Setup of job 7542:
## cnn_layer1
module cnn_layer1 (
    input          clk,
    input          reset,
    input  [15:0]  pxl_in,
    input          i_data_valid,
    input  [143:0] i_kernel_data,
    output [15:0]  conv_out,
    output         conv_valid,
    output [15:0]  pool_out,
    output         pool_valid
);
Size in the first run: about 10000 cells after synthesis, roughly 1400 flip-flops, roughly 200 I/O pins.
clock: 5.67 ns
lec_check: 0
abc_area: 1
cap_margin: 20
core_margin: 2
core_utilization: 65
place_density: 0.38
slew_margin: 20
run.sh (not shown) runs the stock make flow with config.mk's settings and CLKGATE_MAP_FILE=.
Job 7542 finished all stages; layout check result: FAIL, due to setup timing.
What job 6970 does differently from job 7542 at the input level:
-- flow/config.mk --
<<< job 7542, line 8
export ABC_AREA = 1
>>> job 6970, line 8
<<< job 7542, line 11
export CORE_UTILIZATION = 65
export PLACE_DENSITY = 0.38
>>> job 6970, line 10
export CORE_UTILIZATION = 58
==> flow/constraint.sdc <==
create_clock -name core_clock -period 3.33 [get_ports {clk}]
set_input_delay 0.6660 -clock core_clock [delete_from_list [all_inputs] [get_ports {clk}]]
set_output_delay 0.6660 -clock core_clock [all_outputs]
set_load 0.01 [all_outputs]
Notes after the runs:
- Summary — register-to-register slack, job 6970 relative to job 7542: lower, by 2.22 ns.
- Looking at die size across both flows, job 6970 is the weaker of the two, with job 7542 ahead.
- Taking job 7542 as the reference, in job 6970 met2 global-route usage down 21 points, register share of the cell area has increased, worst slew margin relative to its limit now larger, number of clock buffers inserted by TritonCTS now sits higher, via count fell 13400.
- Job 6970 ends up with higher final antenna diode count than job 7542 does.
- Job 6970 ends up with higher total combinational power than job 7542 does.
- [job 6970 vs job 7542] sum of met3 wire segment lengths after detailed routing: lower in job 6970
- The flow completed for job 6970, but it is not clean: the layout still shows setup timing.
- Job 6970 vs job 7542 — synthesis-to-finish area growth dropped 1.2 points.
For job 8765, these inputs were changed with respect to job 6970:
-- flow/config.mk --
<<< job 6970, line 8
export CAP_MARGIN = 20
>>> job 8765, line 8
export CAP_MARGIN = 5
<<< job 6970, line 10
export CORE_UTILIZATION = 58
>>> job 8765, line 10
export CORE_UTILIZATION = 70
export CTS_CLUSTER_DIAMETER = 95
export CTS_CLUSTER_SIZE = 14
export PLACE_DENSITY = 0.66
==> flow/constraint.sdc <==
create_clock -name core_clock -period 4.1 [get_ports {clk}]
set_input_delay 0.8200 -clock core_clock [delete_from_list [all_inputs] [get_ports {clk}]]
set_output_delay 0.8200 -clock core_clock [all_outputs]
set_load 0.01 [all_outputs]
[flow] job 8765 | stages: complete | final checks: fail | reason: setup timing. The flow completed for job 6970, but it is not clean: the layout still shows setup timing. Compare job 8765 and job 6970 | clock network area share lower: job 8765. Diff job 6970..job 8765 | xor and xnor area share after synthesis | unchanged. Wire length, job 8765 and job 6970: higher on job 8765. Going from job 6970 to job 8765, non-clock buffer count grew by a few percent.
What job 3752 does differently from job 8765 at the input level:
-- flow/config.mk --
<<< job 8765, line 8
export CAP_MARGIN = 5
>>> job 3752, line 8
export CAP_MARGIN = 20
<<< job 8765, line 10
export CORE_UTILIZATION = 70
export CTS_CLUSTER_DIAMETER = 95
export CTS_CLUSTER_SIZE = 14
export PLACE_DENSITY = 0.66
>>> job 3752, line 10
export CORE_UTILIZATION = 40
==> flow/constraint.sdc <==
create_clock -name core_clock -period 4.76 [get_ports {clk}]
set_input_delay 0.9520 -clock core_clock [delete_from_list [all_inputs] [get_ports {clk}]]
set_output_delay 0.9520 -clock core_clock [all_outputs]
set_load 0.01 [all_outputs]
--- outcome ---
Of the runs job 8765 and job 3752, none of them finished clean. The flow for job 8765 finished, though final verification flagged setup timing. No crash in job 3752: every stage finished, but the layout fails its final checks due to setup timing. Compared job 3752 vs job 8765, and fmax is up in job 3752. Relative to job 8765, transition time at the pin with the least slew margin has gone down in job 3752. Diff job 8765 and job 3752: setup slack lower in job 8765. Job 8765 → job 3752: half-perimeter wire length of the detailed placement result higher, total clock buffers created by CTS higher, overall power consumption lower, die size higher, wire length lower. Relative to job 8765, the sequential power measured on job 3752 has decreased by more than 10%.
> inputs changed (job 3752 -> job 988)
-- flow/config.mk --
<<< job 3752, line 8
export CAP_MARGIN = 20
>>> job 988, line 8
export CAP_MARGIN = 5
export CELL_PAD_IN_SITES_DETAIL_PLACEMENT = 0
export CELL_PAD_IN_SITES_GLOBAL_PLACEMENT = 0
export CORE_ASPECT_RATIO = 1.09
<<< job 3752, line 10
export CORE_UTILIZATION = 40
>>> job 988, line 13
export CORE_UTILIZATION = 66
export CTS_CLUSTER_SIZE = 78
export MAX_ROUTING_LAYER = met4
==> flow/constraint.sdc <==
create_clock -name core_clock -period 5.4 [get_ports {clk}]
set_input_delay 1.0800 -clock core_clock [delete_from_list [all_inputs] [get_ports {clk}]]
set_output_delay 1.0800 -clock core_clock [all_outputs]
set_load 0.01 [all_outputs]
Notes after the runs:
- Ran to the end and failed final checks on setup timing: job 988.
- Cell count after placement down 9.3% in job 988 wrt job 3752
- Taking job 3752 as the reference, in job 988 number of clock buffer instances in the layout went down 25, post-route worst hold slack went up 0.042 ns, clock-pin slew on the worst setup and hold paths held.
- Job 988 vs job 3752: antenna cell count up in job 988


Starting RTL as in the previous note.
make LEC_CHECK=0 CAP_MARGIN=20 CORE_MARGIN=2 CORE_UTILIZATION=70 CTS_CLUSTER_SIZE=14 SLEW_MARGIN=20 finish   # period 5.79 ns
The baseline produced a layout that fails on negative setup slack.
Then changed:
--- a/flow/config.mk
+++ b/flow/config.mk
@@ -8,5 +8,10 @@
-export CAP_MARGIN = 20
-export CORE_MARGIN = 2
-export CORE_UTILIZATION = 70
-export CTS_CLUSTER_SIZE = 14
-export SLEW_MARGIN = 20
+export CAP_MARGIN = 25
+export CELL_PAD_IN_SITES_GLOBAL_PLACEMENT = 1
+export CORE_MARGIN = 5
+export CORE_UTILIZATION = 40
+export GPL_ROUTABILITY_DRIVEN = 1
+export HOLD_SLACK_MARGIN = 0.09
+export MIN_ROUTING_LAYER = met1
+export SETUP_SLACK_MARGIN = 2.35
+export SLEW_MARGIN = 35
+export TNS_END_PERCENT = 5
==> flow/constraint.sdc (replaced) <==
create_clock -name core_clock -period 11.7 [get_ports {clk}]
set_input_delay 2.3400 -clock core_clock [delete_from_list [all_inputs] [get_ports {clk}]]
set_output_delay 2.3400 -clock core_clock [all_outputs]
set_load 0.01 [all_outputs]
=>
- With this change the flow went through all stages and came out clean
- wire length is lower by about 10%
- power is lower by 53%
- cell count is higher by 4.5%
- clock-buffer cell count is higher by 37
- area after synthesis stays the same
- sequential share of layout area is higher by 2.3 points
- final area is lower by about 7%
- critical path depth is lower by 8
- global-route usage is lower by 18 points
Then changed:
==> flow/config.mk (replaced) <==
export PLATFORM = sky130hd
export DESIGN_NAME = cnn_layer1
export DESIGN_NICKNAME = cnn_layer1
export VERILOG_FILES = /design/flow/design.v
export SDC_FILE = /design/flow/constraint.sdc
export NUM_CORES = 4
export LEC_CHECK = 0
export CAP_MARGIN = 20
export CORE_MARGIN = 2
export CORE_UTILIZATION = 66
export CTS_CLUSTER_SIZE = 57
export SLEW_MARGIN = 20
==> flow/constraint.sdc (replaced) <==
create_clock -name core_clock -period 5.26 [get_ports {clk}]
set_input_delay 1.0520 -clock core_clock [delete_from_list [all_inputs] [get_ports {clk}]]
set_output_delay 1.0520 -clock core_clock [all_outputs]
set_load 0.01 [all_outputs]
Now the flow finished with negative setup slack left. Worst setup slack is worse by 3.4 ns. Die area shrinks by 41%. Count of clock-buffer cells in the layout shrinks by 27. Total power grows by 140%. Sequential share of layout area shrinks by 2.7 points. Sequential cell count is unchanged. Routed wire length grows by 1.7%. Global-route usage grows by 15 points.
Then changed:
--- a/flow/config.mk
+++ b/flow/config.mk
@@ -8 +8,4 @@
-export CAP_MARGIN = 20
+export CAP_MARGIN = 5
+export CELL_PAD_IN_SITES_DETAIL_PLACEMENT = 0
+export CELL_PAD_IN_SITES_GLOBAL_PLACEMENT = 1
+export CORE_ASPECT_RATIO = 1.7
@@ -10,2 +13,3 @@
-export CORE_UTILIZATION = 66
-export CTS_CLUSTER_SIZE = 57
+export CORE_UTILIZATION = 17
+export CTS_CLUSTER_SIZE = 78
+export MAX_ROUTING_LAYER = met4
==> flow/constraint.sdc (replaced) <==
create_clock -name core_clock -period 9.34 [get_ports {clk}]
set_input_delay 1.8680 -clock core_clock [delete_from_list [all_inputs] [get_ports {clk}]]
set_output_delay 1.8680 -clock core_clock [all_outputs]
set_load 0.01 [all_outputs]
Effect: The changed run went through all stages and came out clean. Die area came out higher to 3.8 times its value. Total power came out lower by 50%. Routed wire length came out higher by 5.4%. Clock skew came out higher by 0.016 ns. Synthesized cell count does not change. First-iteration DRC count came out lower by about 47%. Worst hold slack gets worse by 0.063 ns. Non-clock buffer count came out lower by 721. Sequential power came out lower by about 44%. Global-route usage came out lower by 25 points.
Then changed:
==> flow/config.mk (replaced) <==
export PLATFORM = sky130hd
export DESIGN_NAME = cnn_layer1
export DESIGN_NICKNAME = cnn_layer1
export VERILOG_FILES = /design/flow/design.v
export SDC_FILE = /design/flow/constraint.sdc
export NUM_CORES = 4
export LEC_CHECK = 0
export ABC_AREA = 0
export CAP_MARGIN = 20
export CELL_PAD_IN_SITES_DETAIL_PLACEMENT = 2
export CORE_MARGIN = 10
export CORE_UTILIZATION = 38
export CTS_CLUSTER_SIZE = 78
export GPL_TIMING_DRIVEN = 0
export SETUP_SLACK_MARGIN = 1.22
export SLEW_MARGIN = 20
==> flow/constraint.sdc (replaced) <==
create_clock -name core_clock -period 5.59 [get_ports {clk}]
set_input_delay 1.1180 -clock core_clock [delete_from_list [all_inputs] [get_ports {clk}]]
set_output_delay 1.1180 -clock core_clock [all_outputs]
set_load 0.01 [all_outputs]
The new run never finished: it broke off in global routing (5_1_grt), error GRT-0232.
Die area decreases by 52%.
Synthesized area does not change.
Synthesized cell count stays the same.
Then changed:
==> flow/config.mk (replaced) <==
export PLATFORM = sky130hd
export DESIGN_NAME = cnn_layer1
export DESIGN_NICKNAME = cnn_layer1
export VERILOG_FILES = /design/flow/design.v
export SDC_FILE = /design/flow/constraint.sdc
export NUM_CORES = 4
export LEC_CHECK = 0
export CAP_MARGIN = 20
export CORE_MARGIN = 2
export CORE_UTILIZATION = 65
export SLEW_MARGIN = 20
==> flow/constraint.sdc (replaced) <==
create_clock -name core_clock -period 8.29 [get_ports {clk}]
set_input_delay 1.6580 -clock core_clock [delete_from_list [all_inputs] [get_ports {clk}]]
set_output_delay 1.6580 -clock core_clock [all_outputs]
set_load 0.01 [all_outputs]
Now the flow passed the timing, DRC and antenna checks.
Area after synthesis stays the same.
Die size went down by 45%.
Synthesized cell count does not change.
Power is estimated from default activity; no workload was simulated.
